==> inputs of zinc <==
// datapath
module datapath (clk, writenum, readnum, write, datapath_in, vsel, loada, loadb, loadc, shift, asel, bsel, ALUop, loads, Z_out, datapath_out);
input write, clk, loada, loadb, loadc, asel, bsel, loads, vsel;
input [1:0] ALUop, shift;
input [2:0] writenum, readnum;
input [15:0] datapath_in;
output Z_out;
output [15:0] datapath_out;
wire [15:0] data_in;
reg[15:0] aloaded, in;
wire [15:0] Bin, Ain;
reg Z_out;
reg [15:0] datapath_out;
wire [15:0] data_out, sout, out;
wire Z;
assign data_in = vsel ? datapath_in : datapath_out;  
regfile REGFILE(data_in, writenum, write, readnum, clk, data_out);  
always_ff @(posedge clk)  
begin
if (loada == 1) 
begin
 aloaded <= data_out ;
end
end 
always_ff @(posedge clk)  
begin
if (loadb == 1) 
begin
 in <= data_out ;
end
end 
shifter SHIFTER(in,shift,sout);
assign Bin = bsel ? ({11'b0, datapath_in[4:0]}) : sout ;  
assign Ain = asel ? (16'b0000000000000000) : aloaded ;
ALU alu(Ain,Bin,ALUop,out,Z);  
  ...
clock: 3.05 ns
lec_check: 0
abc_area: 0
cap_margin: 20
core_margin: 2
core_utilization: 72
cts_cluster_diameter: 204
cts_cluster_size: 47
setup_slack_margin: 0.88
slew_margin: 20
run.sh (not shown) runs the stock make flow with config.mk's settings and CLKGATE_MAP_FILE=.
==> ember: changes against zinc <==
ABC_AREA = default   (was 0)
CORE_UTILIZATION = 64   (was 72)
CTS_CLUSTER_DIAMETER = default   (was 204)
CTS_CLUSTER_SIZE = default   (was 47)
SETUP_SLACK_MARGIN = 0.89   (was 0.88)
==> results_dict.tcl <==
# collected from the flow reports
set metrics [dict create \
    status "finished with violations" \
    failed_checks "negative setup slack" \
    fp-row-count 43 \
    finalSetupViolations 14 \
    fp.dieW_um 124 \
    worst_slack_ns -2.37 \
    die_area_mm2 0.0153 \
]
The numbers above come from ember.

==> results_dict.tcl <==
# yosys + openroad results
set metrics [dict create \
    status "aborted with a tool error" \
    stop_stage "clock tree synthesis" \
    tool.error "[ERROR DPL-0033] detailed placement checks failed during check placement." \
    die_area_mm2 0.0137 \
    fp-row-count 41 \
]
The numbers above come from zinc.



==> inputs of run a <==
==> flow/design.v <==
module ALU(Ain,Bin,ALUop,out,Z);
input [15:0] Ain, Bin;
input [1:0] ALUop;
output [15:0] out;
output Z;
assign out = (ALUop == 2'b00) ? (Ain + Bin) : (ALUop == 2'b01) ? (Ain - Bin) : (ALUop == 2'b10) ? (Ain & Bin) : (~Bin) ;
assign Z =  (out == 16'b0000000000000000) ?  1'b1 : 1'b0;
endmodule
module regfile(data_in,writenum,write,readnum,clk,data_out);
input [15:0] data_in;
input [2:0] writenum, readnum;
input write, clk;
output [15:0] data_out;
reg [15:0] R[7:0];  
reg [15:0] data_out;
always_ff @ (posedge clk)
begin 
if (write)  
    R[writenum] <= data_in;   
end  
assign data_out = R[readnum];  
endmodule
module shifter(in,shift,sout);
input [15:0] in;
input [1:0] shift;
output [15:0] sout;
reg [15:0] sout;
always_comb 
begin 
    if (shift == 2'b00)
        sout = in;
    else if (shift == 2'b01)
        sout = in << 1;
    else if (shift == 2'b10)
        sout = in >> 1;
    else if (shift == 2'b11)
    begin
      sout = in >> 1;
      sout[15] = in[15];
    end 
    else 
    sout = 16'bxxxxxxxxxxxxxxxx;
end 
endmodule
module datapath (clk, writenum, readnum, write, datapath_in, vsel, loada, loadb, loadc, shift, asel, bsel, ALUop, loads, Z_out, datapath_out);
input write, clk, loada, loadb, loadc, asel, bsel, loads, vsel;
input [1:0] ALUop, shift;
input [2:0] writenum, readnum;
input [15:0] datapath_in;
output Z_out;
output [15:0] datapath_out;
wire [15:0] data_in;
reg[15:0] aloaded, in;
wire [15:0] Bin, Ain;
reg Z_out;
reg [15:0] datapath_out;
wire [15:0] data_out, sout, out;
wire Z;
assign data_in = vsel ? datapath_in : datapath_out;  
regfile REGFILE(data_in, writenum, write, readnum, clk, data_out);  
always_ff @(posedge clk)  
begin
if (loada == 1) 
begin
 aloaded <= data_out ;
end
end 
always_ff @(posedge clk)  
begin
if (loadb == 1) 
begin
 in <= data_out ;
end
end 
shifter SHIFTER(in,shift,sout);
assign Bin = bsel ? ({11'b0, datapath_in[4:0]}) : sout ;  
assign Ain = asel ? (16'b0000000000000000) : aloaded ;
ALU alu(Ain,Bin,ALUop,out,Z);  
always_ff @(posedge clk)  
begin
if (loads == 1) 
begin
 Z_out <= Z ;
end
end 
always_ff @(posedge clk)  
begin
if (loadc == 1) 
begin
 datapath_out <= out ;
end
end 
endmodule 
==> flow/run.sh <==
#!/bin/bash
# the make line also repeats each setting of config.mk as NAME=value (left out here)
make -C /OpenROAD-flow-scripts/flow DESIGN_CONFIG=/design/flow/config.mk WORK_HOME=/design/flow/orfs CLKGATE_MAP_FILE= finish
==> flow/config.mk <==
export PLATFORM = sky130hd
export DESIGN_NAME = datapath
export DESIGN_NICKNAME = datapath
export VERILOG_FILES = /design/flow/design.v
export SDC_FILE = /design/flow/constraint.sdc
export NUM_CORES = 4
export LEC_CHECK = 0
export CAP_MARGIN = 20
export CELL_PAD_IN_SITES_GLOBAL_PLACEMENT = 0
export CORE_ASPECT_RATIO = 1.04
export CORE_MARGIN = 2
export CORE_UTILIZATION = 66
export CTS_CLUSTER_SIZE = 82
export MAX_ROUTING_LAYER = met4
export PLACE_DENSITY = 0.65
export SLEW_MARGIN = 40
export TNS_END_PERCENT = 85
==> flow/constraint.sdc <==
create_clock -name core_clock -period 4.85 [get_ports {clk}]
set_input_delay 0.9700 -clock core_clock [delete_from_list [all_inputs] [get_ports {clk}]]
set_output_delay 0.9700 -clock core_clock [all_outputs]
set_load 0.01 [all_outputs]
==> inputs of run b, as changes to run a <==
- CELL_PAD_IN_SITES_GLOBAL_PLACEMENT: 0 -> unset
- CORE_ASPECT_RATIO: 1.04 -> unset
- CORE_UTILIZATION: 66 -> 65
- CTS_CLUSTER_SIZE: 82 -> 51
- HOLD_SLACK_MARGIN: unset -> 0.28
- MAX_ROUTING_LAYER: met4 -> unset
- PLACE_DENSITY: 0.65 -> unset
- SETUP_SLACK_MARGIN: unset -> 0.86
- SLEW_MARGIN: 40 -> 25
- TNS_END_PERCENT: 85 -> 5
==> flow/constraint.sdc (replaced) <==
create_clock -name core_clock -period 2.94 [get_ports {clk}]
set_input_delay 0.5880 -clock core_clock [delete_from_list [all_inputs] [get_ports {clk}]]
set_output_delay 0.5880 -clock core_clock [all_outputs]
set_load 0.01 [all_outputs]
==> Changelog: implementation <==
## Flow update

* Setup slack after layout at -0.121 ns
* Routing usage on met3 at 0.0861
* Finished Layout Cells at around 1000
* Fmax at between 200 and 250 MHz
* First-pass GRT wire length at 43800 um
* Cell Pwr Density at around 350 mW/mm^2
* Blocking Checks: setup timing
* Routed via count at slightly above 7000
* Starting utilization of the core area at 0.683
* Outcome: failed layout checks
* Layout Skew at ~0.012 ns
* Setup-failing EPs final at 1
* Dpl hpwl at approximately 17000 um
the above is filed under run a

==> Changelog: implementation <==
## Flow update

* Layout Skew at approximately 0.014 ns
* Final Hold Violation Tally at 0
* Routed via count at about 8000
* GRT busiest layer: met2
* Cell Pwr Density at approximately 600 mW/mm^2
* Blocking Checks: setup timing
* IO Pins at roughly 52
* Setup-failing EPs final at 14
* Starting utilization of the core area at 0.665
* Dpl hpwl at roughly 18000 um
* DR vias/cell at 7.52
* Setup slack after layout at -2.13 ns
* Post-CTS sizing at 14
* Outcome: failed layout checks
the above is filed under run b

No activity file was given, so power comes from the tool's default toggle rates.
